// measure_sys
module measure_sys(
	input            sys_clk,
	input            sys_rst_n,
	input      [7:0] askdemod_data,    
	input      [9:0] fsk_demod,        
	input      [7:0] pskdemod_data,    
	output     [7:0] demod_data,
	output     [7:0] uart_mod_type,
	output    [15:0] uart_demod_fre,
	output     [7:0] uart_mod_depth,
	output reg [7:0] uart_delta_freq
);
	localparam SAMPLE_DIV = 249;   
	localparam WAVE_DIV   = 24;    
	wire [8:0] fskdemod_data_9;
	wire [9:0] fskdemod_data_10;
	wire [7:0] ma;
	wire [7:0] mf;
	wire ask_is_sine_wave;
	wire fsk_is_sine_wave;
	wire [7:0] askdemod_vpp;
	wire [9:0] fskdemod_vpp;
	wire [7:0] pskdemod_vpp;
	wire [7:0] askdemod_dc_offset;
	wire [7:0] ask_papr;
	wire [9:0] fsk_papr;
	wire [7:0] psk_papr;
	wire [15:0] ask_freq_out;
	wire [15:0] fsk_freq_out;
	wire [15:0] psk_freq_out;
	signed_unsigned_converter #(9) signed_unsigned_converter_fsk2(
		.data_in(fsk_demod[8:0]),
		.is_signed(1'b1),
		.data_out(fskdemod_data_9)
	);
	signed_unsigned_converter #(10) signed_unsigned_converter_fsk3(
		.data_in(fsk_demod),
		.is_signed(1'b1),
		.data_out(fskdemod_data_10)
	);
	wire sample_en;
	clk_divider #(.FRE_DIV(SAMPLE_DIV)) clk_divider_inst(
		.clk(sys_clk),
		.rst_n(sys_rst_n),
		.sample_en(sample_en)
	);
	measure #(.N(8), .WAVE_DIV(WAVE_DIV)) measure_ask(
		.clk(sys_clk),
		.sample_en(sample_en),
		.rst_n(sys_rst_n),
		.signal_in_unsigned(askdemod_data),
		.ma_measure_enable(1'b1),
		.mf_measure_enable(1'b0),
		.is_sine_wave(ask_is_sine_wave),
		.freq_out(ask_freq_out),
		.papr(ask_papr),
		.vpp(askdemod_vpp),
		.dc_offset(askdemod_dc_offset),
  ...
clock: 44.7 ns
lec_check: 0
cap_margin: 20
core_aspect_ratio: 1.78
core_margin: 8
core_utilization: 40
cts_cluster_diameter: 354
gpl_routability_driven: 0
max_routing_layer: met4
slew_margin: 20
tns_end_percent: 20
run.sh (not shown) runs the stock make flow with config.mk's settings and CLKGATE_MAP_FILE=.
The baseline produced a layout that fails on setup timing.
Change:
- CAP_MARGIN: 20 -> 5
- CELL_PAD_IN_SITES_DETAIL_PLACEMENT: default -> 1
- CORE_ASPECT_RATIO: 1.78 -> default
- CORE_MARGIN: 8 -> 2
- CTS_CLUSTER_DIAMETER: 354 -> default
- CTS_CLUSTER_SIZE: default -> 75
- TNS_END_PERCENT: 20 -> default
- clock period: 44.7 -> 100.0 ns (I/O delays scaled with it)
The new run went through all stages and came out clean.
Final area falls by 17%.
Wire length falls by 8.0%.
Via count falls by 9.3%.
Global-route usage falls by 0.12 points.
Power falls by 52%.
Maximum frequency falls by 23%.
Hold slack gets better by 0.0031 ns.
Setup slack gets better by 41 ns.
Utilization falls by 8.5 points.
Die size falls by 5.0%.
Combinational power falls by 55%.


measure_sys again, from the RTL that the note above started with.
clock: 100.0 ns
lec_check: 0
cap_margin: 5
cell_pad_in_sites_detail_placement: 1
core_aspect_ratio: 1.53
core_margin: 2
core_utilization: 40
cts_cluster_size: 75
gpl_routability_driven: 0
max_routing_layer: met4
slew_margin: 20
tns_end_percent: 5
The starting point produced a clean layout.
Next try:
Settings changed: CAP_MARGIN 5 to 20, CELL_PAD_IN_SITES_DETAIL_PLACEMENT 1 to default, CORE_ASPECT_RATIO 1.53 to default, CTS_CLUSTER_SIZE 75 to default, GPL_ROUTABILITY_DRIVEN 0 to default, MAX_ROUTING_LAYER met4 to default, TNS_END_PERCENT 5 to default.
Clock period 100.0 ns to 62.4 ns, I/O delays scaled along.
Final area goes up by 0.49%.
Synthesized area is unchanged.
Power is higher by 69%.
Fmax climbs by 7.5%.
Routed wire length drops by 17%.
Via count went down by 5.3%.
Sequential power grows by 60%.
Next try:
Settings changed: CORE_UTILIZATION 40 to 72.
Clock period 62.4 ns to 60.3 ns, I/O delays scaled along.
Outcome: Via count rises by 5.2%. Routed wire length rises by about 4%. Setup slack is worse by 0.83 ns. Clock power falls by 10%. Design area falls by about 2%. Cell count falls by 9.4%. Critical path depth rises by 21. Area after synthesis does not change. Synthesized cell count does not change. Die size falls by 44%.
Next try:
Settings changed: ABC_AREA from default to 1, CORE_UTILIZATION 72 to 70, CTS_CLUSTER_DIAMETER from default to 216, TNS_END_PERCENT from default to 5.
Clock period 60.3 ns to 35.8 ns, I/O delays scaled along.
=> The changed run stopped in 5_1_grt, error GRT-0116. Synthesized area rose by 1.5%. Die area rose by 4.3%. Synthesized cell count rises by 17%.


Setup of run 1:
measure_sys again, from the RTL that the note above started with.
## measure_sys
module measure_sys(
	input            sys_clk,
	input            sys_rst_n,
	input      [7:0] askdemod_data,    
	input      [9:0] fsk_demod,        
	input      [7:0] pskdemod_data,    
	output     [7:0] demod_data,
	output     [7:0] uart_mod_type,
	output    [15:0] uart_demod_fre,
	output     [7:0] uart_mod_depth,
	output reg [7:0] uart_delta_freq
);
clock: 65.6 ns
lec_check: 0
abc_area: 1
cap_margin: 20
cell_pad_in_sites_detail_placement: 0
cell_pad_in_sites_global_placement: 3
core_margin: 2
core_utilization: 44
cts_cluster_diameter: 373
cts_cluster_size: 77
place_density_lb_addon: 0.16
setup_slack_margin: 5.0
slew_margin: 20
Run 1 terminated abnormally: global placement without I/O reported FLW-0024.
The inputs of run 2 differ from those of run 1 as listed below.
Settings: removing PLACE_DENSITY_LB_ADDON (formerly 0.16); changing CORE_UTILIZATION from 44 to 70; removing CTS_CLUSTER_SIZE (formerly 77); removing CELL_PAD_IN_SITES_GLOBAL_PLACEMENT (formerly 3); changing CTS_CLUSTER_DIAMETER from 373 to 216; removing CELL_PAD_IN_SITES_DETAIL_PLACEMENT (formerly 0); changing the clock period (ns, I/O delays scaled along) from 65.6 to 48.9.
### Flow results
- As the logs show, run 1 stopped at global placement without I/O after a tool error, so it never reached the end of the flow.
- Run 2 did not stop at any stage, and its layout met the timing, design-rule and antenna checks.
- Diff run 1..run 2 | count of instantiated cells in the yosys netlist | negligible
- Compared with run 1, in run 2 portion of the post-synthesis area used by sequential elements held steady, starting density of the core grew by 26 points, placeable core region shrank by about 37%, share of synthesized cell area in and-or and or-and compound cells held steady.
- Taking run 1 as the reference, in run 2 multiplexer share of the synthesized area about even; die area fell 79000 µm².
- Share of synthesized registers carrying an async set or reset essentially unchanged between run 1 and run 2.
- Summary of run 2 over run 1: die width lower, die outline height lower, flip-flop and latch count after synthesis roughly the same.
## Diff of input files: run 3 against run 2
Settings: swapping 70 for 68 in CORE_UTILIZATION; clearing ABC_AREA, which used to be 1; clearing SETUP_SLACK_MARGIN, which used to be 5.0; clearing CTS_CLUSTER_DIAMETER, which used to be 216; swapping 48.9 for 56.8 in the clock period (ns, I/O delays scaled along).
Run 3 vs. run 2: combinational share of power saw a decrease, area growth from synthesis to layout dropped 4.6 points, sequential power fell about 14%. Run 3 gives more sequential share of layout area than run 2 did. Higher wire length after detailed routing among run 2 and run 3: run 2. Run 3: hold slack lower than run 2. Taking run 2 as the reference point, the power of run 3 falls by about 19%. Via count on run 3 is down relative to run 2. Run 3: global-route usage 0.66 points below run 2. Lower count of non-CTS buffers in the layout goes to run 3 over run 2.
### run 3 -> run 4
Settings: CORE_UTILIZATION changed from 68 to 72; CTS_CLUSTER_DIAMETER newly set to 377; PLACE_DENSITY newly set to 0.37; ABC_AREA newly set to 1; the clock period (ns, I/O delays scaled along) changed from 56.8 to 28.4.
Results
Run 4 vs run 3: multiplexer area fraction after synthesis down in run 4
Of run 3 and run 4, only run 4 never reached the final stage.
Run 4 never completed; the flow aborted with a tool error in clock tree synthesis.
Run 4 reports its top logic cell family in the synthesized netlist as adder cells while run 3 reports AND-OR/OR-AND gates.
In the tables for run 3 and run 4, initial core utilization reads higher with run 4.
The post-detailed-placement half-perimeter wirelength in run 3 is 0.68 times that in run 4.
In run 4 the number of placed instances with taps included turned out 5025 higher than in run 3.
Per the comparison of run 4 with run 3, yosys stat chip area rose about 1.5%; total die area fell about 4%.
diff inputs: run 4 => run 5
Settings: CORE_UTILIZATION changed from 72 to 40; ABC_AREA removed (was 1); PLACE_DENSITY removed (was 0.37); CTS_CLUSTER_DIAMETER removed (was 377); the clock period (ns, I/O delays scaled along) changed from 28.4 to 90.8.
Run 5: done, clean on timing, DRC and antenna
Taking run 4 as the reference, in run 5 synthesized cell count fell 1977; die outline area rose 100000 µm²; post-synthesis cell count from yosys fell 1977.
Power is estimated from default activity; no workload was simulated.
